[run.sh]
#!/bin/bash
# the make line also repeats each setting of config.mk as NAME=value (left out here)
make -C /OpenROAD-flow-scripts/flow DESIGN_CONFIG=/design/flow/config.mk WORK_HOME=/design/flow/orfs CLKGATE_MAP_FILE= finish
[config.mk]
export PLATFORM = sky130hd
export DESIGN_NAME = audio_core
export DESIGN_NICKNAME = audio_core
export VERILOG_FILES = /design/flow/design.v
export SDC_FILE = /design/flow/constraint.sdc
export NUM_CORES = 4
export LEC_CHECK = 0
export CAP_MARGIN = 20
export CELL_PAD_IN_SITES_DETAIL_PLACEMENT = 0
export CORE_MARGIN = 2
export CORE_UTILIZATION = 62
export CTS_CLUSTER_DIAMETER = 276
export GPL_TIMING_DRIVEN = 0
export MIN_ROUTING_LAYER = met1
export PLACE_DENSITY_LB_ADDON = 0.13
export SETUP_SLACK_MARGIN = -1.48
export SLEW_MARGIN = 15
export TNS_END_PERCENT = 95
[constraint.sdc]
create_clock -name core_clock -period 47.6 [get_ports {AUD_BCLK}]
set_input_delay 9.5200 -clock core_clock [delete_from_list [all_inputs] [get_ports {AUD_BCLK}]]
set_output_delay 9.5200 -clock core_clock [all_outputs]
set_load 0.01 [all_outputs]
[design.v]
module AudioADC
(
input rst,  
input AUD_BCLK,  
input AUD_ADCLRCK,  
input AUD_ADCDAT,  
output reg done,
output reg [31:0]digital_signal_out
);
parameter START = 3'd0, RECIEVE = 3'd1, DONE = 3'd2, ERROR = 3'd3;
reg [2:0]S, NS;
reg [4:0]bits_left;
reg [31:0]temp_data;
always @(posedge AUD_BCLK or negedge rst)
begin
	if(rst == 1'b0)
		S <= START;
	else
		S <= NS;
end
always @ (posedge AUD_BCLK or negedge rst)
begin
	if(rst == 0)
	begin
		done <= 1'b0;
		bits_left <= 5'd31;
		digital_signal_out <= 31'd0;
	end
	else		
		case(S)
			START: 
			begin
				done <= 1'b0;
				bits_left <= 5'd31;
			end
			RECIEVE:
			begin
				bits_left <= bits_left - 5'd1;
				temp_data[bits_left] <= AUD_ADCDAT;
			end	
			DONE:
			begin
				done <= 1'b1;
				bits_left <= 5'd31;			
				digital_signal_out <= temp_data;
			end	
		endcase
end
always @ (*)
begin
	case (S)
		START:
		begin
			if(AUD_ADCLRCK == 1'd1)
				NS = RECIEVE;
			else
				NS = START;
		end
		RECIEVE:
		begin
			if(bits_left == 5'd0)
				NS = DONE;
			else
				NS = RECIEVE;
		end
		DONE: NS = START;
		ERROR: NS = ERROR;
		default: NS = ERROR;
	endcase
end
endmodule
module AudioDAC
(
input rst,
input AUD_BCLK,  
input AUD_DACLRCK,  
input [31:0]digital_signal_in,
output reg done,
output reg AUD_DACDAT  
);
parameter START = 3'd0, SEND = 3'd1, DONE = 3'd2, ERROR = 3'd3;
reg [2:0]S, NS;
reg [4:0]bits_left;
reg [31:0]temp_data;
always @(posedge AUD_BCLK or negedge rst)
begin
	if(rst == 1'b0)
		S <= START;
	else
		S <= NS;
end
always @ (posedge AUD_BCLK or negedge rst)
begin
	if(rst == 0)
		begin
			done <= 1'b0;
			bits_left <= 5'd31;
			temp_data <= 32'd0;
		end
	else
		case(S)
			START:
			begin
				done <= 1'b0;
				bits_left <= 5'd31;
				temp_data <= digital_signal_in;
			end
			SEND: bits_left <= bits_left - 5'd1;
			DONE:
			begin
				done <= 1'b1;				
				bits_left <= 5'd31;
			end
		endcase
end
always @ (*)
begin
	AUD_DACDAT = temp_data[bits_left];
	case (S)
		START:
		begin
			if(AUD_DACLRCK == 1)
				NS = SEND;
			else
				NS = START;	
		end
		SEND:
		begin
			if(bits_left == 5'd0)
				NS = DONE;
			else
				NS = SEND;
		end
		DONE: NS = START;
		ERROR: NS = ERROR;
		default: NS = ERROR;
	endcase
end
endmodule
module LowPassFilter
(
input rst,
input AUDIO_CLK, 
input AUD_DACLRCK, 
input [31:0]currentADCData,
output reg [31:0]lowPassFilterOutput
);
reg [31:0]lastAudioIn;
reg [31:0]lastOutput;
wire signed [31:0]leftAudio = {{16{currentADCData[31]}}, currentADCData[31:16]};
wire signed [31:0]leftLastOutput = {{16{lastOutput[31]}}, lastOutput[31:16]};
reg signed [31:0]leftResult;
wire signed [31:0]rightAudio = { {16{currentADCData[15]}}, currentADCData[15:0]};
wire signed [31:0]rightLastOutput = {{16{lastOutput[15]}}, lastOutput[15:0]};
reg signed [31:0]rightResult;
always @ (*)
begin
	leftResult = (($signed(32'd16) * $signed(leftAudio)) / $signed(32'd141)) + (($signed(32'd125) * $signed(leftLastOutput)) / $signed(32'd141));
	rightResult = (($signed(32'd16) * $signed(rightAudio)) / $signed(32'd141)) + (($signed(32'd125) * $signed(rightLastOutput)) / $signed(32'd141));
	lowPassFilterOutput[31:16] = leftResult[15:0];
	lowPassFilterOutput[15:0] =  rightResult[15:0];
end
always @ (posedge AUDIO_CLK or negedge rst)
begin	
	if(rst == 0)
		lastOutput <= 32'd0;
	else 
		if(AUD_DACLRCK == 1'b1)
			lastOutput <= lowPassFilterOutput;
end
endmodule
module HighPassFilter
(
input rst,
input AUDIO_CLK, 
input AUD_DACLRCK,  
input [31:0]currentADCData,
output reg [31:0]highPassFilterOutput
);
reg [31:0]lastAudioIn;
reg [31:0]lastOutput;
wire signed [31:0]leftAudio = {{16{currentADCData[31]}}, currentADCData[31:16]};
wire signed [31:0]leftLastOutput = {{16{lastOutput[31]}}, lastOutput[31:16]};
wire signed [31:0]leftLastInput = { {16{lastAudioIn[31]}}, lastAudioIn[31:16]};
reg signed [31:0]leftResult;
wire signed [31:0]rightAudio = {{16{currentADCData[15]}}, currentADCData[15:0]};
wire signed [31:0]rightLastOutput = {{16{lastOutput[15]}}, lastOutput[15:0]};
wire signed [31:0]rightLastInput = {{16{lastAudioIn[15]}}, lastAudioIn[15:0]};
reg signed [31:0]rightResult;
always @ (*)
begin
	leftResult = (($signed(32'd16) * ($signed(leftLastOutput) + $signed(leftAudio) - $signed(leftLastInput))) / $signed(32'd141));
	rightResult = (($signed(32'd16) * ($signed(rightLastOutput) + $signed(rightAudio) - $signed(rightLastInput))) / $signed(32'd141));
	highPassFilterOutput[31:16] = leftResult[15:0];
	highPassFilterOutput[15:0] =  rightResult[15:0];
end
always @ (posedge AUDIO_CLK or negedge rst)
begin	
	if(rst == 0)
	begin
		lastOutput <= 32'd0;
		lastAudioIn <= 32'd0;
	end
	else 
		if(AUD_DACLRCK == 1'b1)
		begin
			lastOutput <= highPassFilterOutput;
			lastAudioIn <= currentADCData;
		end
end
endmodule
module EchoFilter
(
input rst,
input AUDIO_CLK, 
input AUD_DACLRCK, 
input [31:0]currentADCData,
output reg [31:0]echoFilterOutput
);
reg [31:0]lastAudioIn;
wire signed [31:0]leftAudio = {{16{currentADCData[31]}}, currentADCData[31:16]};
wire signed [31:0]leftLastInput = {{16{lastAudioIn[31]}}, lastAudioIn[31:16]};
reg signed [31:0]leftResult;
wire signed [31:0]rightAudio = {{16{currentADCData[15]}}, currentADCData[15:0]};
wire signed [31:0]rightLastInput = {{16{lastAudioIn[15]}}, lastAudioIn[15:0]};
reg signed [31:0]rightResult;
always @ (*)
begin
	leftResult = (($signed(32'd3) * $signed(leftLastInput)) / $signed(32'd4)) + $signed(leftAudio) ;
	rightResult = (($signed(32'd3) * $signed(rightLastInput)) / $signed(32'd4)) + $signed(rightAudio);
	echoFilterOutput[31:16] = leftResult[15:0];
	echoFilterOutput[15:0] =  rightResult[15:0];
end
always @ (posedge AUDIO_CLK or negedge rst)
begin	
	if(rst == 0)
		lastAudioIn <= 32'd0;
	else 
		if(AUD_DACLRCK == 1'b1)
			lastAudioIn <= currentADCData;
end
endmodule
module audio_core
(
	input AUD_BCLK,
	input rst,
	input [2:0]SW,
	input AUD_ADCLRCK,
	input AUD_ADCDAT,
	input AUD_DACLRCK,
	output AUD_DACDAT
);
wire DACDone;
wire ADCDone;
wire [31:0]currentADCData;
reg [31:0]currentDACData;
AudioDAC myDAC(
	rst,  
	AUD_BCLK,  
	AUD_DACLRCK,  
	currentDACData,  
	DACDone,  
	AUD_DACDAT  
);
AudioADC myADC(
	rst,  
	AUD_BCLK,  
	AUD_ADCLRCK,  
	AUD_ADCDAT,  
	ADCDone,  
	currentADCData  
);
wire [31:0]lowPassFilterOutput;
LowPassFilter lowpass(rst, AUD_BCLK, AUD_DACLRCK, currentADCData, lowPassFilterOutput);
wire [31:0]highPassFilterOutput;
HighPassFilter highpass(rst, AUD_BCLK, AUD_DACLRCK, currentADCData, highPassFilterOutput);
wire [31:0]echoFilterOutput;
EchoFilter echo(rst, AUD_BCLK, AUD_DACLRCK, currentADCData, echoFilterOutput);
always @(*)
begin
	case({SW[2], SW[1], SW[0]})
		3'b001: currentDACData = lowPassFilterOutput; 
		3'b010: currentDACData = highPassFilterOutput; 
		3'b100: currentDACData = echoFilterOutput; 
		default: currentDACData = currentADCData;
	endcase
end
endmodule
==> flow_summary.json, run 1 <==
{
  "outcome": "complete, no violations",
  "postRouteAntennaNets": 0,
  "drc_errors": 0,
  "ys_cells": 7529,
  "fin_util": 0.6520,
  "cts_buffer_depth": 3,
  "grt_max_degree": 102,
  "synth-edff-count": 32,
  "worstMarginPinSlew_ns": 1.168,
  "cp_slowest_cell": "a221oi_1",
  "whs_path_depth": 1,
  "post-route-min-period_ns": 26.43,
  "synthesis.area_mm2": 0.05506,
  "synth_cell_types": 148,
  "grt_pass1_vias": 52670,
  "cp_num_buf_inv": 10,
  "synth_top_cell_by_area": "ha_1",
  "die_width_um": 302.0,
  "mux_share": 0.05538,
  "fillers": 7936,
  "end_kind": "flop",
  "clock_latency_ns": 0.54,
  "drtPass1Iterations": 8,
  "wl_per_cell_um": 18.05,
  "preCtsSetupSlack_ns": 21.83,
  "critPathArrivalTime_ns": 26.80,
  "relSlewSlack": 0.2191,
  "reg2reg_depth": 92,
  "fin_crit_sh": 0.5552,
  "required_ns": 47.97,
  "grt.total_usage": 0.3320,
  "grt_pass1_wl_um": 259600,
  "synth_flops": 208,
  "clock_sinks": 208,
  "ctsResizeCount": 0,
  "syn-instance-count": 7529,
  "tritoncts": "built",
  "worst_slack_ns": 21.17,
  "finalMaxSlewViolations": 0,
  "first_iter_violations": 4704,
  "postSynthAreaPerCell_um2": 7.313,
  "ys_sh_adder": 0.1351,
  "initCoreUtil": 0.6240,
  "crit_path_start": "lowpass.lastOutput[22]",
  "async_flop_share": 0.8462,
  "drv_cap": 0,
  "place_congestion": 0.9543,
  "common_cells": "nand2_1 (697), inv_1 (637), nor2_1 (595), o21ai_0 (498), xnor2_1 (474)",
  "avgViaCountPerCell": 6.585,
  "fp.dieH_um": 302.0,
  "postRouteWirelength_um": 158000,
  "cp-endpoint": "myDAC.temp_data[31]",
  "clk_pin_slew_ns": 0.06,
  "htree_levels": 1,
  "worstHoldPathType": "reg -> reg",
  "flop_area_mm2": 0.005380,
  "setup_violations": 0,
  "simple_gate_share": 0.2229,
  "start_kind": "flop",
  "reg2reg_to": "myDAC.temp_data[31]",
  "cts_root_buf": "clkbuf_16",
  "postCtsSetupBuffers": 0,
  "critical_path.most_common_cell": "a21oi_1",
  "area_growth_pct": 4.486,
  "rows": 109,
  "ys_sh_xor": 0.1011,
  "top_cell": "nand2_1",
  "hold_end": "myDAC.S[0]",
  "via_count": 57630,
  "area_leaders": "ha_1 (7.5%), xnor2_1 (7.5%), dfrtp_1 (7.5%)",
  "ys_seq_share": 0.09771,
  "top_logic_kind": "AND-OR/OR-AND gates",
  "antenna_found_initial": 4,
  "hold_start": "myDAC.S[1]",
  "r2r-start": "lowpass.lastOutput[22]",
  "max_stage_delay_ns": 0.79,
  "tns_ns": 0,
  "floorplan.nets": 8025,
  "die_area_mm2": 0.09121,
  "crit_type": "reg -> reg",
  "rsz0062_at_grt": "false",
  "synthFlopType": "dfrtp_1",
  "core-area_mm2": 0.08824,
  "nets": 8065,
  "yosys.area_share.aoi": 0.3229,
  "postCtsHoldBufs": 0,
  "openroad.warnings": 57,
  "ys_warn_count": 6,
  "hold_viol": 0,
  "hpwl_um": 127100,
  "logic_area_mm2": 0.04612,
  "reg2reg_slack_ns": 21.17,
  "diodes": 0,
  "cts_buffers": 24,
  "grt_remaining_overflow": 0,
  "crit_path_max_fanout": 10,
  "fmax_ghz": 0.03784,
  "crit_family": "AND-OR/OR-AND gates",
  "yosysTopAreaCellShare": 0.07544,
  "port_buffers": 6,
  "ioPinCount": 9,
  "cp.depth": 92,
  "ys_chip_area_mm2": 0.05506,
  "finalClockSkew_ns": 0.01606
}
==> layer usage <==
| layer | up-vias | routed length [um] | track usage |
|---|---|---|---|
| li1 | 27950 | - | - |
| met5 | - | 57 | 0 |
| met2 | 1930 | 73040 | 0.5595 |
| met1 | 27480 | 70920 | 0.4532 |
| met3 | 269 | 9953 | 0.03203 |
| met4 | 8 | 4017 | 0.09170 |
==> final cells by class <==
class                      instances  area share
multi-input combinational       6402      0.8017
clock inverter                    12    0.002305
timing repair buffer              14    0.002697
sequential                       208     0.09352
inverter                         645     0.04208
tap                             1165     0.02534
buffer                           274     0.02012
clock buffer                      32     0.01222
==> metrics by stage <==
stage,cell area [um^2],cells,hold slack (ns)
floorplan,55060,7529,0.4294
global placement,56580,8700,0.4541
detailed placement,56670,8705,0.4572
CTS,57510,8749,0.4731
global route,57530,8752,0.4944
finish,57530,8752,0.4758
==> run 2, diff against run 1 <==
- ABC_AREA: unset -> 1
- CAP_MARGIN: 20 -> 5
- CELL_PAD_IN_SITES_DETAIL_PLACEMENT: 0 -> unset
- CORE_UTILIZATION: 62 -> 71
- CTS_CLUSTER_DIAMETER: 276 -> 210
- CTS_CLUSTER_SIZE: unset -> 72
- GPL_TIMING_DRIVEN: 0 -> unset
- MAX_ROUTING_LAYER: unset -> met4
- MIN_ROUTING_LAYER: met1 -> unset
- PLACE_DENSITY: unset -> 0.35
- PLACE_DENSITY_LB_ADDON: 0.13 -> unset
- SETUP_SLACK_MARGIN: -1.48 -> 5.0
- SLEW_MARGIN: 15 -> 40
- TNS_END_PERCENT: 95 -> unset
- clock period: 47.6 -> 19.0 ns (I/O delays scaled with it)
==> flow_summary.json, run 2 <==
{
  "synthFlopType": "dfrtp_1",
  "htree_levels": 1,
  "common_cells": "nand2_1 (2,278), inv_1 (1,378), nand3_1 (724), nor2_1 (577), xor2_1 (429)",
  "synth_cell_types": 78,
  "cts_root_buf": "clkbuf_16",
  "mux_share": 0.002428,
  "place_congestion": 0.9974,
  "core-area_mm2": 0.06991,
  "cts_buffers": 6,
  "clock_sinks": 208,
  "grt.total_usage": 0.7610,
  "ys_sh_xor": 0.08903,
  "postSynthAreaPerCell_um2": 6.101,
  "ioPinCount": 9,
  "area_leaders": "nand2_1 (17%), inv_1 (10%), ha_1 (8.3%)",
  "grt_remaining_overflow": 586,
  "ys_warn_count": 6,
  "hpwl_um": 104600,
  "ys_chip_area_mm2": 0.04999,
  "initCoreUtil": 0.7151,
  "yosys.area_share.aoi": 0.09667,
  "top_logic_kind": "simple AND/OR/NAND/NOR gates",
  "yosysTopAreaCellShare": 0.1711,
  "ys_sh_adder": 0.1456,
  "die_area_mm2": 0.07254,
  "synthesis.area_mm2": 0.04999,
  "fp.dieH_um": 269.3,
  "stop_stage": "global routing",
  "floorplan.nets": 8690,
  "ys_seq_share": 0.1076,
  "syn-instance-count": 8194,
  "cts_buffer_depth": 3,
  "ys_cells": 8194,
  "synth_flops": 208,
  "simple_gate_share": 0.4250,
  "outcome": "did not finish",
  "stop_error": "[ERROR GRT-0232] Routing congestion too high. Check the congestion heatmap in the GUI.",
  "port_buffers": 8,
  "die_width_um": 269.3,
  "async_flop_share": 0.8462,
  "synth-edff-count": 32,
  "top_cell": "nand2_1",
  "rows": 97,
  "synth_top_cell_by_area": "nand2_1",
  "postCtsHoldBufs": 0
}
==> run 2: repair_timing <==
item                                    in CTS
gates resized                              357
pin swaps                                  246
endpoints found under the setup margin      96
buffers inserted                           241
cloned                                      22
==> run 2: per-stage QoR <==
stage	instances	utilization	cell area [um^2]	setup slack, ns
floorplan	8194	-	51960	1.802
global placement	9153	0.7623	53290	-0.1547
detailed placement	9153	0.7624	53290	-0.6977
CTS	9424	0.8162	57050	0.6739
==> run 2: layer usage <==
layer  overflow  GRT usage
met5          -          -
met2        296     0.9236
met4        127     0.6149
met3         52     0.6120
met1        111     0.7765
==> run 3, diff against run 2 <==
- ABC_AREA: 1 -> unset
- CAP_MARGIN: 5 -> 20
- CORE_UTILIZATION: 71 -> 72
- CTS_CLUSTER_DIAMETER: 210 -> 192
- CTS_CLUSTER_SIZE: 72 -> 53
- MAX_ROUTING_LAYER: met4 -> unset
- PLACE_DENSITY: 0.35 -> unset
- SETUP_SLACK_MARGIN: 5.0 -> 4.08
- SLEW_MARGIN: 40 -> 20
- clock period: 19.0 -> 18.0 ns (I/O delays scaled with it)
==> flow_summary.json, run 3 <==
{
  "outcome": "did not finish",
  "stop_stage": "global routing",
  "stop_error": "[ERROR GRT-0116] Global routing finished with congestion. Check the congestion regions in the DRC Viewer.",
  "simple_gate_share": 0.2229,
  "die_area_mm2": 0.07870,
  "floorplan.nets": 8025,
  "dp_cells": 9570,
  "core-area_mm2": 0.07582,
  "yosysTopAreaCellShare": 0.07544,
  "dpl_cell_area_mm2": 0.06750,
  "cts_buffers": 7,
  "synth_top_cell_by_area": "ha_1",
  "postCtsHoldBufs": 0,
  "top_logic_kind": "AND-OR/OR-AND gates",
  "postSynthAreaPerCell_um2": 7.313,
  "preCtsSetupSlack_ns": -4.128,
  "ys_chip_area_mm2": 0.05506,
  "synth-edff-count": 32,
  "synthesis.area_mm2": 0.05506,
  "die_width_um": 280.5,
  "ys_seq_share": 0.09771,
  "port_buffers": 8,
  "grt.total_usage": 0.9231,
  "yosys.area_share.aoi": 0.3229,
  "initCoreUtil": 0.7262,
  "ys_cells": 7529,
  "htree_levels": 1,
  "common_cells": "nand2_1 (697), inv_1 (637), nor2_1 (595), o21ai_0 (498), xnor2_1 (474)",
  "rows": 101,
  "cts_buffer_depth": 3,
  "ys_warn_count": 6,
  "cts_root_buf": "clkbuf_16",
  "ys_sh_adder": 0.1351,
  "synthFlopType": "dfrtp_1",
  "clock_sinks": 208,
  "async_flop_share": 0.8462,
  "area_leaders": "ha_1 (7.5%), xnor2_1 (7.5%), dfrtp_1 (7.5%)",
  "synth_cell_types": 148,
  "place_congestion": 1.019,
  "fp.dieH_um": 280.5,
  "ioPinCount": 9,
  "mux_share": 0.05538,
  "hpwl_um": 151700,
  "synth_flops": 208,
  "grt_remaining_overflow": 1235,
  "ys_sh_xor": 0.1011,
  "top_cell": "nand2_1",
  "syn-instance-count": 7529
}
==> run 3: metal layers <==
layer,track usage,overflow
met1,0.8857,100
met4,0.9702,386
met3,0.8475,78
met5,0.6942,6
met2,1.027,665
==> run 3: timing repair <==
action,in CTS
buffers inserted,250
pin swaps,324
setup endpoints to repair,96
resized,638
==> run 4, diff against run 3 <==
- ABC_AREA: unset -> 1
- CORE_UTILIZATION: 72 -> 71
- CTS_CLUSTER_DIAMETER: 192 -> 225
- CTS_CLUSTER_SIZE: 53 -> unset
- SETUP_SLACK_MARGIN: 4.08 -> unset
- clock period: 18.0 -> 18.8 ns (I/O delays scaled with it)
==> flow_summary.json, run 4 <==
{
  "outcome": "did not finish",
  "stop_stage": "global routing",
  "place_congestion": 0.9509,
  "port_buffers": 8,
  "ys_chip_area_mm2": 0.04999,
  "htree_levels": 1,
  "common_cells": "nand2_1 (2,278), inv_1 (1,378), nand3_1 (724), nor2_1 (577), xor2_1 (429)",
  "fp.dieH_um": 269.3,
  "ys_sh_xor": 0.08903,
  "area_leaders": "nand2_1 (17%), inv_1 (10%), ha_1 (8.3%)",
  "rows": 97,
  "postCtsHoldBufs": 0,
  "cts_buffer_depth": 3,
  "synthesis.area_mm2": 0.04999,
  "cts_root_buf": "clkbuf_16",
  "ioPinCount": 9,
  "postSynthAreaPerCell_um2": 6.101,
  "floorplan.nets": 8690,
  "synth_cell_types": 78,
  "die_width_um": 269.3,
  "mux_share": 0.002428,
  "synth-edff-count": 32,
  "ys_warn_count": 6,
  "yosys.area_share.aoi": 0.09667,
  "yosysTopAreaCellShare": 0.1711,
  "dp_cells": 9409,
  "hpwl_um": 104200,
  "synth_top_cell_by_area": "nand2_1",
  "clock_sinks": 208,
  "cts_buffers": 26,
  "synth_flops": 208,
  "initCoreUtil": 0.7151,
  "top_cell": "nand2_1",
  "async_flop_share": 0.8462,
  "ys_sh_adder": 0.1456,
  "ys_seq_share": 0.1076,
  "core-area_mm2": 0.06991,
  "syn-instance-count": 8194,
  "die_area_mm2": 0.07254,
  "ys_cells": 8194,
  "preCtsSetupSlack_ns": -0.8539,
  "synthFlopType": "dfrtp_1",
  "simple_gate_share": 0.4250,
  "top_logic_kind": "simple AND/OR/NAND/NOR gates"
}
[run 4: per-stage QoR]
step	cell area, um^2	hold slack (ns)	util
after floorplan	49990	0.4132	-
after global placement	53240	0.4339	0.7615
after detailed placement	53240	0.4493	0.7615
after CTS	54570	0.4267	0.7806
[run 4: repair_timing]
item	in CTS
pin swaps	26
buffers inserted	25
endpoints found under the setup margin	22
gates resized	63
cloned	4
==> run 5, diff against run 4 <==
- ABC_AREA: 1 -> 0
- CELL_PAD_IN_SITES_DETAIL_PLACEMENT: unset -> 2
- CORE_ASPECT_RATIO: unset -> 0.81
- CORE_MARGIN: 2 -> 7
- CORE_UTILIZATION: 71 -> 40
- CTS_CLUSTER_DIAMETER: 225 -> unset
- CTS_CLUSTER_SIZE: unset -> 77
- GPL_ROUTABILITY_DRIVEN: unset -> 0
- GPL_TIMING_DRIVEN: unset -> 0
- MIN_ROUTING_LAYER: unset -> met2
- PLACE_DENSITY_LB_ADDON: unset -> 0.23
- SETUP_SLACK_MARGIN: unset -> -2.0
- SLEW_MARGIN: 20 -> 40
- clock period: 18.8 -> 41.3 ns (I/O delays scaled with it)
==> flow_summary.json, run 5 <==
{
  "outcome": "did not finish",
  "stop_stage": "global routing",
  "stop_error": "[ERROR GRT-0116] Global routing finished with congestion. Check the congestion regions in the DRC Viewer.",
  "synthFlopType": "dfrtp_1",
  "postCtsHoldBufs": 0,
  "clock_sinks": 208,
  "yosysTopAreaCellShare": 0.07544,
  "floorplan.nets": 8025,
  "preCtsSetupSlack_ns": 10.97,
  "grt_remaining_overflow": 2722,
  "synth-edff-count": 32,
  "top_cell": "nand2_1",
  "synth_top_cell_by_area": "ha_1",
  "area_leaders": "ha_1 (7.5%), xnor2_1 (7.5%), dfrtp_1 (7.5%)",
  "async_flop_share": 0.8462,
  "top_logic_kind": "AND-OR/OR-AND gates",
  "ys_cells": 7529,
  "htree_levels": 1,
  "port_buffers": 6,
  "die_width_um": 426.2,
  "cts_root_buf": "clkbuf_16",
  "fp.dieH_um": 347.9,
  "ys_sh_adder": 0.1351,
  "ctsResizeCount": 0,
  "ys_warn_count": 6,
  "dpl_cell_area_mm2": 0.05762,
  "hpwl_um": 265800,
  "syn-instance-count": 7529,
  "rows": 122,
  "cts_buffers": 27,
  "initCoreUtil": 0.4030,
  "postSynthAreaPerCell_um2": 7.313,
  "postCtsSetupBuffers": 0,
  "synth_flops": 208,
  "synth_cell_types": 148,
  "ys_sh_xor": 0.1011,
  "die_area_mm2": 0.1483,
  "ioPinCount": 9,
  "core-area_mm2": 0.1366,
  "dp_cells": 9339,
  "simple_gate_share": 0.2229,
  "yosys.area_share.aoi": 0.3229,
  "common_cells": "nand2_1 (697), inv_1 (637), nor2_1 (595), o21ai_0 (498), xnor2_1 (474)",
  "grt.total_usage": 0.8538,
  "ys_chip_area_mm2": 0.05506,
  "mux_share": 0.05538,
  "ys_seq_share": 0.09771,
  "synthesis.area_mm2": 0.05506,
  "cts_buffer_depth": 3
}
==> run 5: layer usage <==
layer | GRT usage | GRT overflow
met5 | 0.7207 | 167
met3 | 0.9200 | 955
met4 | 0.7477 | 628
met1 | - | -
met2 | 0.8690 | 972
==> run 6, diff against run 5 <==
- ABC_AREA: 0 -> 1
- CELL_PAD_IN_SITES_DETAIL_PLACEMENT: 2 -> unset
- CORE_ASPECT_RATIO: 0.81 -> unset
- CORE_MARGIN: 7 -> 2
- CORE_UTILIZATION: 40 -> 50
- CTS_CLUSTER_SIZE: 77 -> 98
- GPL_ROUTABILITY_DRIVEN: 0 -> unset
- GPL_TIMING_DRIVEN: 0 -> unset
- MIN_ROUTING_LAYER: met2 -> unset
- PLACE_DENSITY_LB_ADDON: 0.23 -> unset
- SETUP_SLACK_MARGIN: -2.0 -> unset
- SLEW_MARGIN: 40 -> 20
- clock period: 41.3 -> 28.0 ns (I/O delays scaled with it)
==> flow_summary.json, run 6 <==
{
  "cp-endpoint": "lowpass.lastOutput[15]",
  "crit_type": "reg -> reg",
  "tns_ns": 0,
  "required_ns": 28.43,
  "synthFlopType": "dfrtp_1",
  "synth_top_cell_by_area": "nand2_1",
  "ys_warn_count": 6,
  "preCtsSetupSlack_ns": 6.377,
  "fmax_ghz": 0.04602,
  "port_buffers": 8,
  "tritoncts": "built",
  "wl_per_cell_um": 14.18,
  "end_kind": "flop",
  "die_width_um": 320.2,
  "dp_cells": 9379,
  "postCtsSetupBuffers": 0,
  "postSynthAreaPerCell_um2": 6.101,
  "yosys.area_share.aoi": 0.09667,
  "first_iter_violations": 2810,
  "setup_violations": 0,
  "reg2reg_depth": 151,
  "postRouteAntennaNets": 0,
  "finalMaxSlewViolations": 0,
  "synth-edff-count": 32,
  "ctsResizeCount": 0,
  "fillers": 10380,
  "reg2reg_to": "lowpass.lastOutput[15]",
  "grt_remaining_overflow": 0,
  "r2r-start": "lowpass.lastOutput[5]",
  "ys_seq_share": 0.1076,
  "synth_flops": 208,
  "cp_slowest_cell": "fa_1",
  "synth_cell_types": 78,
  "area_leaders": "nand2_1 (17%), inv_1 (10%), ha_1 (8.3%)",
  "drc_errors": 0,
  "top_cell": "nand2_1",
  "rows": 115,
  "worstHoldPathType": "reg -> reg",
  "crit_path_max_fanout": 40,
  "worst_slack_ns": 6.272,
  "cts_buffers": 28,
  "openroad.warnings": 55,
  "initCoreUtil": 0.5064,
  "critPathArrivalTime_ns": 22.16,
  "postRouteWirelength_um": 133700,
  "drtPass1Iterations": 7,
  "reg2reg_slack_ns": 6.27,
  "fin_crit_sh": 0.7760,
  "grt.total_usage": 0.2596,
  "outcome": "complete, no violations",
  "cp.depth": 151,
  "htree_levels": 1,
  "core-area_mm2": 0.09871,
  "nets": 8618,
  "ioPinCount": 9,
  "fin_cells": 9432,
  "hpwl_um": 111700,
  "hold_end": "myADC.digital_signal_out[15]",
  "ys_chip_area_mm2": 0.04999,
  "simple_gate_share": 0.4250,
  "die_area_mm2": 0.1025,
  "clock_sinks": 208,
  "area_growth_pct": 3.562,
  "finalClockSkew_ns": 0.04941,
  "via_count": 48510,
  "relSlewSlack": 0.2474,
  "hold_viol": 0,
  "grt_max_degree": 91,
  "avgViaCountPerCell": 5.143,
  "syn-instance-count": 8194,
  "cp_num_buf_inv": 19,
  "drv_cap": 0,
  "crit_path_start": "lowpass.lastOutput[5]",
  "synthesis.area_mm2": 0.04999,
  "common_cells": "nand2_1 (2,278), inv_1 (1,378), nand3_1 (724), nor2_1 (577), xor2_1 (429)",
  "ys_cells": 8194,
  "max_stage_delay_ns": 0.53,
  "post-route-min-period_ns": 21.73,
  "hold_start": "myADC.temp_data[15]",
  "clk_pin_slew_ns": 0.07,
  "whs_path_depth": 2,
  "clock_latency_ns": 0.61,
  "cts_root_buf": "clkbuf_16",
  "floorplan.nets": 8690,
  "top_logic_kind": "simple AND/OR/NAND/NOR gates",
  "ys_sh_adder": 0.1456,
  "place_congestion": 0.9440,
  "grt_pass1_wl_um": 224200,
  "antenna_found_initial": 7,
  "cts_buffer_depth": 3,
  "grt_pass1_vias": 45540,
  "ys_sh_xor": 0.08903,
  "yosysTopAreaCellShare": 0.1711,
  "fp.dieH_um": 320.2,
  "mux_share": 0.002428,
  "async_flop_share": 0.8462,
  "worstMarginPinSlew_ns": 1.115,
  "postCtsHoldBufs": 0,
  "crit_family": "simple AND/OR/NAND/NOR gates",
  "rsz0062_at_grt": "false",
  "start_kind": "flop",
  "critical_path.most_common_cell": "nand2_1"
}
run 6: area by class of cell:
cell class                 count  area, um^2  share of cell area
antenna                        1       2.502          0.00004834
timing repair buffer          30       244.0            0.004713
multi-input combinational   6366       37950              0.7330
clock buffer                  40       795.8             0.01537
inverter                    1488        5645              0.1091
sequential                   208        5381              0.1040
clock inverter                12       141.4            0.002731
tap                         1287        1610             0.03111
run 6: routing by layer:
metal / vias to the layer above / global-route usage / routed length [um]
li1: 25560 / - / -
met1: 22080 / 0.3555 / 63870
met2: 721 / 0.4482 / 62040
met3: 143 / 0.02141 / 5219
met4: 4 / 0.04820 / 2564
met5: - / 0 / 18
run 6: metrics by stage:
step | hold WS [ns] | utilization | area, um^2
after floorplan | 0.4132 | - | 49990
after global placement | 0.4335 | 0.5149 | 50830
after detailed placement | 0.4288 | 0.5149 | 50830
after CTS | 0.4726 | 0.5244 | 51770
after global routing | 0.5002 | 0.5244 | 51770
final | 0.4727 | 0.5245 | 51770
==> run 7, diff against run 6 <==
- CELL_PAD_IN_SITES_DETAIL_PLACEMENT: unset -> 0
- CORE_ASPECT_RATIO: unset -> 1.32
- CORE_UTILIZATION: 50 -> 72
- CTS_CLUSTER_DIAMETER: unset -> 206
- CTS_CLUSTER_SIZE: 98 -> unset
- HOLD_SLACK_MARGIN: unset -> 0.3
- PLACE_DENSITY_LB_ADDON: unset -> 0.29
- SETUP_SLACK_MARGIN: unset -> -1.12
- SLEW_MARGIN: 20 -> 35
- TNS_END_PERCENT: unset -> 40
- clock period: 28.0 -> 23.6 ns (I/O delays scaled with it)
==> flow_summary.json, run 7 <==
{
  "outcome": "complete, no violations",
  "start_kind": "flop",
  "syn-instance-count": 8194,
  "tns_ns": 0,
  "simple_gate_share": 0.4250,
  "finalMaxSlewViolations": 0,
  "tritoncts": "built",
  "hpwl_um": 101500,
  "openroad.warnings": 59,
  "grt_pass1_wl_um": 210300,
  "worst_slack_ns": 1.874,
  "fillers": 5801,
  "ys_warn_count": 6,
  "yosysTopAreaCellShare": 0.1711,
  "synth_cell_types": 78,
  "crit_family": "simple AND/OR/NAND/NOR gates",
  "die_area_mm2": 0.07157,
  "holdWs_ns": 0.4514,
  "common_cells": "nand2_1 (2,278), inv_1 (1,378), nand3_1 (724), nor2_1 (577), xor2_1 (429)",
  "rows": 111,
  "mux_share": 0.002428,
  "clk_pin_slew_ns": 0.07,
  "finalClockSkew_ns": 0.01870,
  "worstMarginPinSlew_ns": 0.9393,
  "critPathArrivalTime_ns": 22.11,
  "grt_pass1_vias": 47670,
  "whs_path_depth": 1,
  "top_logic_kind": "simple AND/OR/NAND/NOR gates",
  "crit_path_start": "lowpass.lastOutput[15]",
  "synth_flops": 208,
  "clock_latency_ns": 0.53,
  "relSlewSlack": 0.3738,
  "ys_cells": 8194,
  "grt_max_degree": 133,
  "max_stage_delay_ns": 0.62,
  "die_width_um": 233.3,
  "postRouteAntennaNets": 0,
  "ys_sh_adder": 0.1456,
  "area_growth_pct": 2.055,
  "cts_buffer_depth": 3,
  "nets": 8604,
  "area_leaders": "nand2_1 (17%), inv_1 (10%), ha_1 (8.3%)",
  "crit_path_max_fanout": 40,
  "required_ns": 23.99,
  "fmax_ghz": 0.04603,
  "ys_sh_xor": 0.08903,
  "cts_buffers": 20,
  "avgViaCountPerCell": 5.601,
  "top_cell": "nand2_1",
  "reg2reg_depth": 155,
  "reg2reg_to": "lowpass.lastOutput[15]",
  "yosys.area_share.aoi": 0.09667,
  "fin_crit_sh": 0.9206,
  "post-route-min-period_ns": 21.73,
  "drc_errors": 0,
  "via_count": 50560,
  "cp_num_buf_inv": 17,
  "postCtsHoldBufs": 0,
  "postRouteWirelength_um": 124800,
  "fp.dieH_um": 306.7,
  "htree_levels": 1,
  "grt_remaining_overflow": 0,
  "worstHoldPathType": "reg -> reg",
  "dp_cells": 8990,
  "setup_violations": 0,
  "postSynthAreaPerCell_um2": 6.101,
  "crit_type": "reg -> reg",
  "cp_slowest_cell": "dfrtp_1",
  "postCtsSetupBuffers": 0,
  "clock_sinks": 208,
  "ys_chip_area_mm2": 0.04999,
  "critical_path.most_common_cell": "nand2_1",
  "r2r-start": "lowpass.lastOutput[15]",
  "cp.depth": 155,
  "synthesis.area_mm2": 0.04999,
  "first_iter_violations": 3629,
  "synth_top_cell_by_area": "nand2_1",
  "port_buffers": 8,
  "hold_end": "myDAC.bits_left[0]",
  "reg2reg_slack_ns": 1.87,
  "fin_cells": 9027,
  "cp-endpoint": "lowpass.lastOutput[15]",
  "ys_seq_share": 0.1076,
  "antenna_found_initial": 0,
  "end_kind": "flop",
  "hold_viol": 0,
  "hold_start": "myDAC.S[2]",
  "drv_cap": 0,
  "place_congestion": 0.9507,
  "core-area_mm2": 0.06903,
  "grt.total_usage": 0.3439,
  "cts_root_buf": "clkbuf_16",
  "async_flop_share": 0.8462,
  "drtPass1Iterations": 8,
  "synth-edff-count": 32,
  "ioPinCount": 9,
  "initCoreUtil": 0.7242,
  "floorplan.nets": 8690,
  "ctsResizeCount": 0,
  "wl_per_cell_um": 13.82,
  "preCtsSetupSlack_ns": 2.093,
  "synthFlopType": "dfrtp_1"
}
-- run 7: layout make-up --
class,instances,area [um^2],area share
Multi-Input combinational cell,6366,37950,0.7438
Sequential cell,208,5384,0.1055
Timing Repair Buffer,24,210.2,0.004120
Antenna cell,1,2.502,0.00004905
Clock inverter,12,148.9,0.002919
Tap cell,904,1131,0.02217
Clock buffer,24,546.8,0.01072
Inverter,1488,5644,0.1106
-- run 7: per-stage QoR --
stage	cell area [um^2]	utilization
5_1_grt	51010	0.7390
2_1_floorplan	49990	-
3_5_place_dp	50310	0.7289
6_report	51020	0.7391
4_1_cts	51010	0.7390
3_3_place_gp	50300	0.7288
-- run 7: layer usage --
metal | up-vias | GRT usage | share of wire
met4 | 0 | 0.1532 | 0.046
met5 | - | 0 | 0
met2 | 1397 | 0.6323 | 0.50
met3 | 355 | 0.02504 | 0.049
met1 | 23250 | 0.4052 | 0.41
li1 | 25550 | - | -
==> run 8, diff against run 7 <==
- CELL_PAD_IN_SITES_DETAIL_PLACEMENT: 0 -> unset
- CORE_ASPECT_RATIO: 1.32 -> unset
- CTS_CLUSTER_DIAMETER: 206 -> 376
- CTS_CLUSTER_SIZE: unset -> 98
- HOLD_SLACK_MARGIN: 0.3 -> unset
- PLACE_DENSITY: unset -> 0.38
- PLACE_DENSITY_LB_ADDON: 0.29 -> unset
- SETUP_SLACK_MARGIN: -1.12 -> unset
- SLEW_MARGIN: 35 -> 20
- TNS_END_PERCENT: 40 -> 20
- clock period: 23.6 -> 15.9 ns (I/O delays scaled with it)
==> flow_summary.json, run 8 <==
{
  "postCtsHoldBufs": 0,
  "place_congestion": 0.9666,
  "synthesis.area_mm2": 0.04999,
  "cts_buffers": 6,
  "synth_flops": 208,
  "ioPinCount": 9,
  "async_flop_share": 0.8462,
  "floorplan.nets": 8690,
  "htree_levels": 1,
  "fp.dieH_um": 267.5,
  "synth_cell_types": 78,
  "ys_cells": 8194,
  "ys_chip_area_mm2": 0.04999,
  "ys_seq_share": 0.1076,
  "stop_error": "[ERROR GRT-0232] Routing congestion too high. Check the congestion heatmap in the GUI.",
  "yosysTopAreaCellShare": 0.1711,
  "hpwl_um": 119100,
  "common_cells": "nand2_1 (2,278), inv_1 (1,378), nand3_1 (724), nor2_1 (577), xor2_1 (429)",
  "cts_buffer_depth": 3,
  "mux_share": 0.002428,
  "ys_sh_xor": 0.08903,
  "syn-instance-count": 8194,
  "port_buffers": 8,
  "ys_sh_adder": 0.1456,
  "ys_warn_count": 6,
  "area_leaders": "nand2_1 (17%), inv_1 (10%), ha_1 (8.3%)",
  "stop_stage": "global routing",
  "simple_gate_share": 0.4250,
  "postSynthAreaPerCell_um2": 6.101,
  "cts_root_buf": "clkbuf_16",
  "core-area_mm2": 0.06871,
  "synthFlopType": "dfrtp_1",
  "outcome": "did not finish",
  "grt.total_usage": 0.7121,
  "top_logic_kind": "simple AND/OR/NAND/NOR gates",
  "initCoreUtil": 0.7276,
  "dp_cells": 10020,
  "yosys.area_share.aoi": 0.09667,
  "synth_top_cell_by_area": "nand2_1",
  "die_width_um": 267.5,
  "rows": 96,
  "die_area_mm2": 0.07155,
  "grt_remaining_overflow": 76,
  "top_cell": "nand2_1",
  "synth-edff-count": 32,
  "clock_sinks": 208
}
==> run 8: metrics by stage <==
stage	hold WS (ns)	worst slack [ns]	instance area, um^2	util
floorplan	0.4132	-1.298	51320	-
global placement	0.4275	-2.338	59250	0.8623
detailed placement	0.4456	-3.071	59250	0.8623
CTS	0.4751	-1.974	62570	0.9107
==> run 8: timing repair <==
| item | in CTS |
|---|---|
| gates resized | 433 |
| setup buffers | 173 |
| pin swaps | 263 |
| hold endpoints to repair | 0 |
| setup endpoints to repair | 75 |
| gates cloned | 14 |
==> run 8: per-layer routing <==
| layer | track usage | GRT overflow |
|---|---|---|
| met1 | 0.7037 | 3 |
| met2 | 0.9170 | 35 |
| met3 | 0.5554 | 7 |
| met4 | 0.6230 | 31 |
| met5 | 0.3818 | 0 |
==> run 9, diff against run 8 <==
- ABC_AREA: 1 -> unset
- CORE_UTILIZATION: 72 -> 56
- CTS_CLUSTER_DIAMETER: 376 -> unset
- CTS_CLUSTER_SIZE: 98 -> unset
- PLACE_DENSITY: 0.38 -> unset
- TNS_END_PERCENT: 20 -> unset
- clock period: 15.9 -> 27.7 ns (I/O delays scaled with it)
==> flow_summary.json, run 9 <==
{
  "fillers": 9460,
  "synth-edff-count": 32,
  "drv_cap": 0,
  "ioPinCount": 9,
  "reg2reg_depth": 91,
  "required_ns": 28.14,
  "postRouteAntennaNets": 0,
  "cts_buffers": 23,
  "core-area_mm2": 0.09799,
  "dpl_cell_area_mm2": 0.05602,
  "drc_errors": 0,
  "final_area_mm2": 0.05693,
  "synth_cell_types": 148,
  "post-route-min-period_ns": 25.51,
  "place_congestion": 0.9225,
  "grt_pass1_vias": 51170,
  "reg2reg_to": "lowpass.lastOutput[31]",
  "grt_pass1_wl_um": 262700,
  "top_cell": "nand2_1",
  "via_count": 55710,
  "top_logic_kind": "AND-OR/OR-AND gates",
  "ys_sh_xor": 0.1011,
  "dp_cells": 8603,
  "avgViaCountPerCell": 6.441,
  "max_stage_delay_ns": 0.88,
  "outcome": "complete, no violations",
  "postSynthAreaPerCell_um2": 7.313,
  "hpwl_um": 126700,
  "mux_share": 0.05538,
  "grt_remaining_overflow": 0,
  "worst_slack_ns": 2.189,
  "tns_ns": 0,
  "hold_viol": 0,
  "end_kind": "flop",
  "holdWs_ns": 0.4671,
  "hold_start": "myDAC.S[1]",
  "fin_crit_sh": 0.9210,
  "ys_chip_area_mm2": 0.05506,
  "relSlewSlack": 0.2512,
  "async_flop_share": 0.8462,
  "htree_levels": 1,
  "first_iter_violations": 4698,
  "setup_violations": 0,
  "fp.dieH_um": 317.6,
  "synth_flops": 208,
  "yosys.area_share.aoi": 0.3229,
  "postRouteWirelength_um": 158500,
  "worstHoldPathType": "reg -> reg",
  "reg2reg_slack_ns": 2.19,
  "clk_pin_slew_ns": 0.06,
  "fin_util": 0.5810,
  "nets": 7842,
  "port_buffers": 8,
  "tritoncts": "built",
  "openroad.warnings": 57,
  "drtPass1Iterations": 6,
  "yosysTopAreaCellShare": 0.07544,
  "wl_per_cell_um": 18.33,
  "finalClockSkew_ns": 0.009847,
  "common_cells": "nand2_1 (697), inv_1 (637), nor2_1 (595), o21ai_0 (498), xnor2_1 (474)",
  "crit_family": "AND-OR/OR-AND gates",
  "postCtsHoldBufs": 0,
  "critPathArrivalTime_ns": 25.96,
  "ys_sh_adder": 0.1351,
  "cp_slowest_cell": "a211oi_1",
  "crit_type": "reg -> reg",
  "die_width_um": 317.6,
  "whs_path_depth": 1,
  "ys_cells": 7529,
  "cp_num_buf_inv": 6,
  "crit_path_max_fanout": 17,
  "clock_latency_ns": 0.54,
  "floorplan.nets": 8025,
  "r2r-start": "lowpass.lastOutput[20]",
  "cts_buffer_depth": 3,
  "fmax_ghz": 0.03920,
  "finalMaxSlewViolations": 0,
  "simple_gate_share": 0.2229,
  "rsz0062_at_grt": "false",
  "hold_end": "myDAC.S[0]",
  "ys_warn_count": 6,
  "clock_sinks": 208,
  "rows": 115,
  "syn-instance-count": 7529,
  "cp.depth": 91,
  "initCoreUtil": 0.5619,
  "grt.total_usage": 0.3010,
  "area_leaders": "ha_1 (7.5%), xnor2_1 (7.5%), dfrtp_1 (7.5%)",
  "grt_max_degree": 80,
  "diodes": 0,
  "antenna_found_initial": 2,
  "synthesis.area_mm2": 0.05506,
  "ys_seq_share": 0.09771,
  "start_kind": "flop",
  "worstMarginPinSlew_ns": 1.118,
  "cp-endpoint": "lowpass.lastOutput[31]",
  "crit_path_start": "lowpass.lastOutput[20]",
  "fin_cells": 8650,
  "area_growth_pct": 3.388,
  "synthFlopType": "dfrtp_1",
  "die_area_mm2": 0.1008,
  "preCtsSetupSlack_ns": 1.812,
  "synth_top_cell_by_area": "ha_1",
  "cts_root_buf": "clkbuf_16"
}
-- run 9: metal layers --
metal,global-route usage,vias up,routed length (um)
met5,0,-,11
met4,0.05079,2,2480
met3,0.01732,175,7272
met2,0.4982,1523,72080
met1,0.4369,26530,76680
li1,-,27490,-
-- run 9: timing repair --
action                                 in CTS  in global routing
setup buffers                               0                  3
setup endpoints to repair                   0                  9
resized                                     0                  9
endpoints found under the hold margin       0                  0
-- run 9: area by class of cell --
| class | count | area (um^2) | area share |
|---|---|---|---|
| tap | 1287 | 1610 | 0.02829 |
| inverter | 645 | 2421 | 0.04253 |
| sequential | 208 | 5384 | 0.09458 |
| timing repair buffer | 66 | 518.0 | 0.009099 |
| clock buffer | 32 | 671.9 | 0.01180 |
| multi-input combinational | 6402 | 46210 | 0.8117 |
| clock inverter | 10 | 115.1 | 0.002022 |
==> run 10, diff against run 9 <==
- ABC_AREA: unset -> 1
- CORE_UTILIZATION: 56 -> 68
- CTS_CLUSTER_DIAMETER: unset -> 210
- MAX_ROUTING_LAYER: unset -> met4
- clock period: 27.7 -> 19.0 ns (I/O delays scaled with it)
==> flow_summary.json, run 10 <==
{
  "post-route-min-period_ns": 20.77,
  "synth_top_cell_by_area": "nand2_1",
  "area_leaders": "nand2_1 (17%), inv_1 (10%), ha_1 (8.3%)",
  "crit_path_max_fanout": 8,
  "synth_flops": 208,
  "clock_sinks": 208,
  "fin_util": 0.8098,
  "outcome": "finished with violations",
  "grt_max_degree": 69,
  "reg2reg_slack_ns": -1.77,
  "finalMaxSlewViolations": 0,
  "die_width_um": 275.1,
  "floorplan.nets": 8690,
  "worst_slack_ns": -1.770,
  "max_stage_delay_ns": 0.56,
  "async_flop_share": 0.8462,
  "htree_levels": 1,
  "wl_per_cell_um": 16.12,
  "ys_sh_xor": 0.08903,
  "simple_gate_share": 0.4250,
  "fin_cells": 9568,
  "synth_cell_types": 78,
  "hold_viol": 0,
  "crit_path_start": "lowpass.lastOutput[19]",
  "avgViaCountPerCell": 5.749,
  "syn-instance-count": 8194,
  "synth-edff-count": 32,
  "mux_share": 0.002428,
  "ys_warn_count": 6,
  "drc_errors": 0,
  "clk_pin_slew_ns": 0.06,
  "cp_slowest_cell": "fa_1",
  "critPathArrivalTime_ns": 21.18,
  "place_congestion": 0.9958,
  "synthFlopType": "dfrtp_1",
  "postCtsHoldBufs": 0,
  "grt.total_usage": 0.3469,
  "core-area_mm2": 0.07283,
  "fp.dieH_um": 275.1,
  "area_growth_pct": 18.00,
  "setup_violations": 29,
  "reg2reg_to": "lowpass.lastOutput[31]",
  "first_iter_violations": 5100,
  "clock_latency_ns": 0.58,
  "via_count": 55010,
  "cts_root_buf": "clkbuf_16",
  "crit_family": "simple AND/OR/NAND/NOR gates",
  "openroad.warnings": 59,
  "port_buffers": 8,
  "grt_pass1_wl_um": 216700,
  "ys_sh_adder": 0.1456,
  "r2r-start": "lowpass.lastOutput[19]",
  "finalClockSkew_ns": 0.02380,
  "hold_end": "myDAC.bits_left[0]",
  "start_kind": "flop",
  "so_faults": "negative setup slack",
  "ys_chip_area_mm2": 0.04999,
  "rsz0062_at_grt": "true",
  "ys_cells": 8194,
  "antenna_found_initial": 2,
  "cts_buffers": 26,
  "hold_start": "myDAC.S[2]",
  "common_cells": "nand2_1 (2,278), inv_1 (1,378), nand3_1 (724), nor2_1 (577), xor2_1 (429)",
  "die_area_mm2": 0.07570,
  "initCoreUtil": 0.6863,
  "postRouteWirelength_um": 154200,
  "fmax_ghz": 0.04815,
  "nets": 9082,
  "reg2reg_depth": 157,
  "cp_num_buf_inv": 31,
  "relSlewSlack": 0.2630,
  "drtPass1Iterations": 14,
  "yosysTopAreaCellShare": 0.1711,
  "grt_remaining_overflow": 0,
  "crit_type": "reg -> reg",
  "preCtsSetupSlack_ns": -0.5084,
  "hpwl_um": 106100,
  "critical_path.most_common_cell": "nand2_2",
  "yosys.area_share.aoi": 0.09667,
  "worstMarginPinSlew_ns": 1.104,
  "required_ns": 19.41,
  "dp_cells": 9276,
  "postSynthAreaPerCell_um2": 6.101,
  "end_kind": "flop",
  "cp-endpoint": "lowpass.lastOutput[31]",
  "top_logic_kind": "simple AND/OR/NAND/NOR gates",
  "ioPinCount": 9,
  "grt_pass1_vias": 47110,
  "ys_seq_share": 0.1076,
  "postRouteAntennaNets": 0,
  "top_cell": "nand2_1",
  "rows": 99,
  "whs_path_depth": 1,
  "cp.depth": 157,
  "worstHoldPathType": "reg -> reg",
  "cts_buffer_depth": 3,
  "drv_cap": 0,
  "fin_crit_sh": 1.093,
  "tritoncts": "built",
  "synthesis.area_mm2": 0.04999
}
==> run 10: area by class of cell <==
class	count	area [um^2]
Multi-Input combinational cell	6384	41870
Fill cell	5154	13850
Inverter	1488	5709
Sequential cell	208	5389
Timing Repair Buffer	478	3886
Tap cell	959	1200
Clock buffer	32	693.2
Clock inverter	16	232.7
Antenna cell	3	7.507
==> run 10: timing repair <==
action / in CTS / in global routing
resized: 57 / 976
endpoints found under the setup margin: 19 / 92
pin swaps: 11 / 480
buffers inserted: 9 / 212
cloned: 0 / 20
==> run 10: per-layer routing <==
layer | track usage | up-vias | share of wire | wire (um)
met5 | - | - | 0 | 0
met4 | 0.09203 | 0 | 0.051 | 7870
met3 | 0.03387 | 766 | 0.082 | 12680
met2 | 0.5988 | 2490 | 0.47 | 72780
met1 | 0.4323 | 25210 | 0.39 | 60870
li1 | - | 26540 | - | -
==> run 10: through the flow <==
| step | setup TNS, ns | hold slack, ns | area (um^2) |
|---|---|---|---|
| after CTS | -0.001981 | 0.4583 | 53300 |
| after global routing | -94.75 | 0.5049 | 58980 |
| after global placement | -0.1178 | 0.4377 | 52140 |
| after floorplan | 0 | 0.4132 | 49990 |
| final | -26.19 | 0.4598 | 58980 |
| after detailed placement | -3.803 | 0.4501 | 52140 |
==> run 11, diff against run 10 <==
- CORE_UTILIZATION: 68 -> 72
- CTS_CLUSTER_DIAMETER: 210 -> unset
- MAX_ROUTING_LAYER: met4 -> unset
- SETUP_SLACK_MARGIN: unset -> 5.0
- clock period: 19.0 -> 22.8 ns (I/O delays scaled with it)
==> flow_summary.json, run 11 <==
{
  "ys_sh_adder": 0.1456,
  "simple_gate_share": 0.4250,
  "ys_chip_area_mm2": 0.04999,
  "place_congestion": 1.023,
  "ys_seq_share": 0.1076,
  "ys_cells": 8194,
  "syn-instance-count": 8194,
  "clock_sinks": 208,
  "die_area_mm2": 0.07155,
  "synth_cell_types": 78,
  "initCoreUtil": 0.7276,
  "hpwl_um": 103600,
  "fp.dieH_um": 267.5,
  "ys_warn_count": 6,
  "yosysTopAreaCellShare": 0.1711,
  "grt_remaining_overflow": 2,
  "top_logic_kind": "simple AND/OR/NAND/NOR gates",
  "preCtsSetupSlack_ns": 0.8637,
  "cts_buffers": 24,
  "htree_levels": 1,
  "area_leaders": "nand2_1 (17%), inv_1 (10%), ha_1 (8.3%)",
  "synth_top_cell_by_area": "nand2_1",
  "postSynthAreaPerCell_um2": 6.101,
  "top_cell": "nand2_1",
  "synth_flops": 208,
  "mux_share": 0.002428,
  "synthFlopType": "dfrtp_1",
  "core-area_mm2": 0.06871,
  "grt.total_usage": 0.5744,
  "postCtsHoldBufs": 0,
  "dpl_cell_area_mm2": 0.05033,
  "ys_sh_xor": 0.08903,
  "dp_cells": 9016,
  "port_buffers": 8,
  "stop_error": "[ERROR GRT-0116] Global routing finished with congestion. Check the congestion regions in the DRC Viewer.",
  "synthesis.area_mm2": 0.04999,
  "ioPinCount": 9,
  "stop_stage": "global routing",
  "floorplan.nets": 8690,
  "async_flop_share": 0.8462,
  "rows": 96,
  "common_cells": "nand2_1 (2,278), inv_1 (1,378), nand3_1 (724), nor2_1 (577), xor2_1 (429)",
  "synth-edff-count": 32,
  "die_width_um": 267.5,
  "cts_root_buf": "clkbuf_16",
  "outcome": "did not finish",
  "cts_buffer_depth": 3,
  "yosys.area_share.aoi": 0.09667
}
## run 11: routing by layer
layer | GRT overflow | GRT usage
met1 | 0 | 0.6108
met4 | 1 | 0.4173
met3 | 0 | 0.3887
met2 | 1 | 0.7844
met5 | 0 | 0.1864
## run 11: timing repair
action                                  4_1_cts
setup buffers                               433
endpoints found under the setup margin       75
pin swaps                                   514
endpoints found under the hold margin         0
cloned                                       28
resized                                     980
==> run 12, diff against run 11 <==
- ABC_AREA: 1 -> unset
- CORE_UTILIZATION: 72 -> 67
- CTS_CLUSTER_SIZE: unset -> 41
- SETUP_SLACK_MARGIN: 5.0 -> unset
- clock period: 22.8 -> 13.6 ns (I/O delays scaled with it)
==> flow_summary.json, run 12 <==
{
  "outcome": "did not finish",
  "stop_stage": "clock tree synthesis",
  "stop_error": "[ERROR DPL-0038] Utilization greater than 100%, impossible to legalize",
  "die_area_mm2": 0.08449,
  "core-area_mm2": 0.08172,
  "place_congestion": 1.051,
  "simple_gate_share": 0.2229,
  "ys_cells": 7529,
  "yosys.area_share.aoi": 0.3229,
  "floorplan.nets": 8025,
  "hpwl_um": 204600,
  "dpl_cell_area_mm2": 0.07810,
  "preCtsSetupSlack_ns": -9.072,
  "die_width_um": 290.7,
  "yosysTopAreaCellShare": 0.07544,
  "ioPinCount": 9,
  "ys_sh_adder": 0.1351,
  "async_flop_share": 0.8462,
  "synth-edff-count": 32,
  "synth_cell_types": 148,
  "initCoreUtil": 0.6738,
  "area_leaders": "ha_1 (7.5%), xnor2_1 (7.5%), dfrtp_1 (7.5%)",
  "ys_seq_share": 0.09771,
  "ys_chip_area_mm2": 0.05506,
  "synthesis.area_mm2": 0.05506,
  "synth_top_cell_by_area": "ha_1",
  "dp_cells": 11050,
  "synthFlopType": "dfrtp_1",
  "synth_flops": 208,
  "mux_share": 0.05538,
  "port_buffers": 8,
  "top_cell": "nand2_1",
  "ys_sh_xor": 0.1011,
  "rows": 105,
  "top_logic_kind": "AND-OR/OR-AND gates",
  "ys_warn_count": 6,
  "postSynthAreaPerCell_um2": 7.313,
  "common_cells": "nand2_1 (697), inv_1 (637), nor2_1 (595), o21ai_0 (498), xnor2_1 (474)",
  "syn-instance-count": 7529,
  "fp.dieH_um": 290.7
}
==> run 13, diff against run 12 <==
- ABC_AREA: unset -> 1
- CAP_MARGIN: 20 -> 15
- CORE_UTILIZATION: 67 -> 72
- CTS_CLUSTER_DIAMETER: unset -> 354
- CTS_CLUSTER_SIZE: 41 -> 99
- PLACE_DENSITY: unset -> 0.37
- SETUP_SLACK_MARGIN: unset -> -1.33
- clock period: 13.6 -> 13.7 ns (I/O delays scaled with it)
==> flow_summary.json, run 13 <==
{
  "floorplan.nets": 8690,
  "ys_sh_xor": 0.08903,
  "yosys.area_share.aoi": 0.09667,
  "yosysTopAreaCellShare": 0.1711,
  "stop_stage": "clock tree synthesis",
  "outcome": "did not finish",
  "port_buffers": 8,
  "synth_flops": 208,
  "ys_sh_adder": 0.1456,
  "ys_warn_count": 6,
  "rows": 96,
  "die_width_um": 267.5,
  "synthFlopType": "dfrtp_1",
  "ioPinCount": 9,
  "top_logic_kind": "simple AND/OR/NAND/NOR gates",
  "initCoreUtil": 0.7276,
  "ys_seq_share": 0.1076,
  "fp.dieH_um": 267.5,
  "simple_gate_share": 0.4250,
  "ys_chip_area_mm2": 0.04999,
  "ys_cells": 8194,
  "hpwl_um": 164200,
  "core-area_mm2": 0.06871,
  "async_flop_share": 0.8462,
  "stop_error": "[ERROR DPL-0038] Utilization greater than 100%, impossible to legalize",
  "synthesis.area_mm2": 0.04999,
  "mux_share": 0.002428,
  "place_congestion": 0.9998,
  "top_cell": "nand2_1",
  "area_leaders": "nand2_1 (17%), inv_1 (10%), ha_1 (8.3%)",
  "die_area_mm2": 0.07155,
  "dpl_cell_area_mm2": 0.06599,
  "postSynthAreaPerCell_um2": 6.101,
  "synth_top_cell_by_area": "nand2_1",
  "synth_cell_types": 78,
  "common_cells": "nand2_1 (2,278), inv_1 (1,378), nand3_1 (724), nor2_1 (577), xor2_1 (429)",
  "syn-instance-count": 8194,
  "synth-edff-count": 32
}
## run 13: through the flow
step                      hold slack [ns]  setup WS [ns]  utilization  instances
after floorplan                    0.4132         -3.498            -       8194
after global placement             0.4273         -4.603       0.9604      10920
after detailed placement           0.4704         -6.822       0.9604      10920
==> run 14, diff against run 13 <==
- ABC_AREA: 1 -> unset
- CAP_MARGIN: 15 -> 10
- CORE_UTILIZATION: 72 -> 65
- CTS_CLUSTER_DIAMETER: 354 -> 299
- CTS_CLUSTER_SIZE: 99 -> unset
- PLACE_DENSITY: 0.37 -> unset
- SETUP_SLACK_MARGIN: -1.33 -> -0.34
- clock period: 13.7 -> 18.0 ns (I/O delays scaled with it)
==> flow_summary.json, run 14 <==
{
  "tritoncts": "built",
  "critPathArrivalTime_ns": 22.03,
  "yosys.area_share.aoi": 0.3229,
  "wl_per_cell_um": 19.22,
  "synthesis.area_mm2": 0.05506,
  "synthFlopType": "dfrtp_1",
  "grt.total_usage": 0.4054,
  "syn-instance-count": 7529,
  "synth_top_cell_by_area": "ha_1",
  "crit_path_max_fanout": 7,
  "synth_cell_types": 148,
  "ys_seq_share": 0.09771,
  "clk_pin_slew_ns": 0.06,
  "outcome": "finished with violations",
  "fmax_ghz": 0.04621,
  "drc_errors": 0,
  "relSlewSlack": 0.2147,
  "place_congestion": 0.9813,
  "async_flop_share": 0.8462,
  "top_cell": "nand2_1",
  "hold_viol": 0,
  "start_kind": "flop",
  "crit_type": "reg -> reg",
  "clock_latency_ns": 0.55,
  "cts_root_buf": "clkbuf_16",
  "required_ns": 18.39,
  "fp.dieH_um": 295.1,
  "cp_num_buf_inv": 23,
  "reg2reg_depth": 107,
  "via_count": 66080,
  "simple_gate_share": 0.2229,
  "cp.depth": 107,
  "final_area_mm2": 0.07081,
  "hpwl_um": 142100,
  "postSynthAreaPerCell_um2": 7.313,
  "worst_slack_ns": -3.642,
  "area_leaders": "ha_1 (7.5%), xnor2_1 (7.5%), dfrtp_1 (7.5%)",
  "worstMarginPinSlew_ns": 1.169,
  "grt_pass1_vias": 62670,
  "crit_family": "AND-OR/OR-AND gates",
  "initCoreUtil": 0.6569,
  "common_cells": "nand2_1 (697), inv_1 (637), nor2_1 (595), o21ai_0 (498), xnor2_1 (474)",
  "flop_area_mm2": 0.005388,
  "holdWs_ns": 0.4820,
  "htree_levels": 1,
  "port_buffers": 8,
  "synth-edff-count": 32,
  "openroad.warnings": 60,
  "grt_max_degree": 80,
  "area_growth_pct": 28.61,
  "hold_start": "myDAC.temp_data[26]",
  "ys_chip_area_mm2": 0.05506,
  "setup_violations": 87,
  "ys_cells": 7529,
  "postRouteAntennaNets": 0,
  "nets": 9320,
  "diodes": 0,
  "drtPass1Iterations": 8,
  "fin_crit_sh": 1.202,
  "rows": 106,
  "logic_area_mm2": 0.04910,
  "cp_slowest_cell": "or4_4",
  "critical_path.most_common_cell": "buf_4",
  "reg2reg_slack_ns": -3.64,
  "hold_end": "myDAC.temp_data[26]",
  "crit_path_start": "lowpass.lastOutput[22]",
  "first_iter_violations": 6852,
  "dpl_cell_area_mm2": 0.06722,
  "rsz0062_at_grt": "true",
  "drv_cap": 0,
  "synth_flops": 208,
  "floorplan.nets": 8025,
  "die_width_um": 295.1,
  "so_faults": "negative setup slack",
  "preCtsSetupSlack_ns": -3.738,
  "grt_pass1_wl_um": 301200,
  "r2r-start": "lowpass.lastOutput[22]",
  "whs_path_depth": 1,
  "ys_warn_count": 6,
  "ys_sh_adder": 0.1351,
  "core-area_mm2": 0.08382,
  "mux_share": 0.05538,
  "antenna_found_initial": 6,
  "end_kind": "flop",
  "ioPinCount": 9,
  "cts_buffer_depth": 3,
  "finalMaxSlewViolations": 0,
  "yosysTopAreaCellShare": 0.07544,
  "reg2reg_to": "myDAC.temp_data[31]",
  "max_stage_delay_ns": 0.55,
  "finalClockSkew_ns": 0.01735,
  "postRouteWirelength_um": 191700,
  "die_area_mm2": 0.08705,
  "fillers": 5219,
  "worstHoldPathType": "reg -> reg",
  "grt_remaining_overflow": 0,
  "post-route-min-period_ns": 21.64,
  "cts_buffers": 22,
  "cp-endpoint": "myDAC.temp_data[31]",
  "dp_cells": 9817,
  "avgViaCountPerCell": 6.625,
  "clock_sinks": 208,
  "fin_cells": 9974,
  "ys_sh_xor": 0.1011,
  "top_logic_kind": "AND-OR/OR-AND gates"
}
-- run 14: what timing repair did --
item,CTS,global route
pin swaps,110,100
gates resized,179,185
buffers inserted,79,46
cloned,1,0
hold buffers,0,0
setup endpoints to repair,67,96
-- run 14: layout make-up --
cell class / count / area share
Multi-Input combinational cell: 6403 / 0.6933
Clock inverter: 10 / 0.001555
Sequential cell: 208 / 0.07608
Timing Repair Buffer: 1544 / 0.1660
Tap cell: 1134 / 0.02004
Clock buffer: 30 / 0.008782
Inverter: 645 / 0.03419
-- run 14: per-layer routing --
metal,vias to the layer above,part of all wire,track usage
met5,-,0.00037,0
met4,10,0.045,0.1623
met3,782,0.087,0.06420
met2,3547,0.47,0.6840
met1,31260,0.40,0.5178
li1,30480,-,-
-- run 14: per-stage QoR --
step | utilization | setup TNS, ns
floorplan | - | -78.16
global placement | 0.8019 | -104.40
detailed placement | 0.8019 | -137.96
CTS | 0.8290 | -105.99
global route | 0.8448 | -247.35
finish | 0.8448 | -151.41
